==> 02-24: inputs <==
// axi_stream_insert_header
module axi_stream_insert_header #(
    parameter DATA_WD = 32,
    parameter DATA_BYTE_WD = DATA_WD / 8,
    parameter BYTE_CNT_WD = $clog2(DATA_BYTE_WD)
) (
    input clk,
    input rst_n,
    input valid_in,
    input [DATA_WD-1 : 0] data_in,
    input [DATA_BYTE_WD-1 : 0] keep_in,
    input last_in,
    output ready_in,
    output valid_out,
    output [DATA_WD-1 : 0] data_out,
    output [DATA_BYTE_WD-1 : 0] keep_out,
    output last_out,
    input ready_out,
    input valid_insert,
    input [DATA_WD-1 : 0] header_insert,
    input [DATA_BYTE_WD-1 : 0] keep_insert,
    input [BYTE_CNT_WD : 0] byte_insert_cnt,
    output ready_insert
);
make LEC_CHECK=0 CAP_MARGIN=5 CELL_PAD_IN_SITES_DETAIL_PLACEMENT=1 CELL_PAD_IN_SITES_GLOBAL_PLACEMENT=1 CORE_MARGIN=2 CORE_UTILIZATION=40 CTS_CLUSTER_DIAMETER=376 GPL_ROUTABILITY_DRIVEN=0 GPL_TIMING_DRIVEN=0 HOLD_SLACK_MARGIN=0.12 MAX_ROUTING_LAYER=met4 PLACE_DENSITY_LB_ADDON=0.05 SLEW_MARGIN=40 TNS_END_PERCENT=10 finish   # period 5.5 ns
run.sh (not shown) runs the stock make flow with config.mk's settings and CLKGATE_MAP_FILE=.
==> inputs of 08-01, as changes to 02-24 <==
ABC_AREA = 1   (was not set)
CAP_MARGIN = 20   (was 5)
CELL_PAD_IN_SITES_DETAIL_PLACEMENT = not set   (was 1)
CELL_PAD_IN_SITES_GLOBAL_PLACEMENT = not set   (was 1)
CORE_UTILIZATION = 64   (was 40)
CTS_CLUSTER_DIAMETER = not set   (was 376)
GPL_ROUTABILITY_DRIVEN = not set   (was 0)
GPL_TIMING_DRIVEN = not set   (was 0)
HOLD_SLACK_MARGIN = not set   (was 0.12)
MAX_ROUTING_LAYER = not set   (was met4)
PLACE_DENSITY = 0.6   (was not set)
PLACE_DENSITY_LB_ADDON = not set   (was 0.05)
SETUP_SLACK_MARGIN = 0.17   (was not set)
SLEW_MARGIN = 20   (was 40)
TNS_END_PERCENT = not set   (was 10)
==> flow/constraint.sdc (replaced) <==
create_clock -name core_clock -period 4.05 [get_ports {clk}]
set_input_delay 0.8100 -clock core_clock [delete_from_list [all_inputs] [get_ports {clk}]]
set_output_delay 0.8100 -clock core_clock [all_outputs]
set_load 0.01 [all_outputs]
==> results <==
Utilization: 08-01 is higher than 02-24 (27 points).
In 08-01 the worst hold slack is lower than in 02-24, by 0.15 ns.
Sequential power: 02-24 is smaller than 08-01 (about 25%).
Against 08-01, the setup slack of 02-24 is worse by 0.054 ns.
Synthesized cell count: 08-01 is higher than 02-24 (about 36%).
In 02-24 the cell count is smaller than in 08-01, by about 12%.
In 08-01 the non-clock buffer count is lower than in 02-24, by 70.
Between 02-24 and 08-01, the lower via count is in 02-24 (gap 8.4%, measured against 08-01).
Between 08-01 and 02-24, the lower cell area is in 02-24 (gap about 3.4%, measured against 02-24).
Against 08-01, the global-route usage of 02-24 is lower by 5.2 points.
==> figures <==
|  | 08-01 | 02-24 |
|---|---|---|
| Outcome | no timing/DRC/antenna violations | no timing/DRC/antenna violations |
| Buffers excl. clock | 156 | 226 |
| Worst Setup Start Kind | flip-flop | primary input |
| Yosys synthesis chip area | 12,300 sq um | 11,400 sq um |
| Pin count of the biggest net entering global routing | 115 | 73 |
| Fraction of synthesized cell area taken by the top area cell type | 40.2% | 43.2% |
| Mi-comb count | 1,263 | 934 |
| Clock network power consumption | 0.00176 W | 0.00132 W |
| Setup slack of the worst register-to-register path | 0.56 ns | 1.66 ns |
| XOR Share, Synth | 0.704% | 1.53% |
| GR Util met2 | 57.3% | 50.7% |
| First element of the critical path | keepin_last[0] | byte_insert_cnt[0] |
| Via count of the first global-routing pass | 11,387 | 11,852 |
| Mapped Nets | 1,839 | 1,378 |
| Core region area | 18,800 sq um | 27,900 sq um |
| Worst slew pin tran | 0.816 ns | 0.925 ns |
| Synth mux share | 0.418% | 6.91% |
| Proportion of power drawn by combinational gates | 58.5% | 56.6% |
| Wire length of the first global-routing pass | 60,100 um | 73,200 um |
| Combinational cell power | 0.00744 W | 0.00513 W |
| Post-layout period usage of the worst path | 93.1% | 95.9% |
Power and IR drop assume default switching activity.
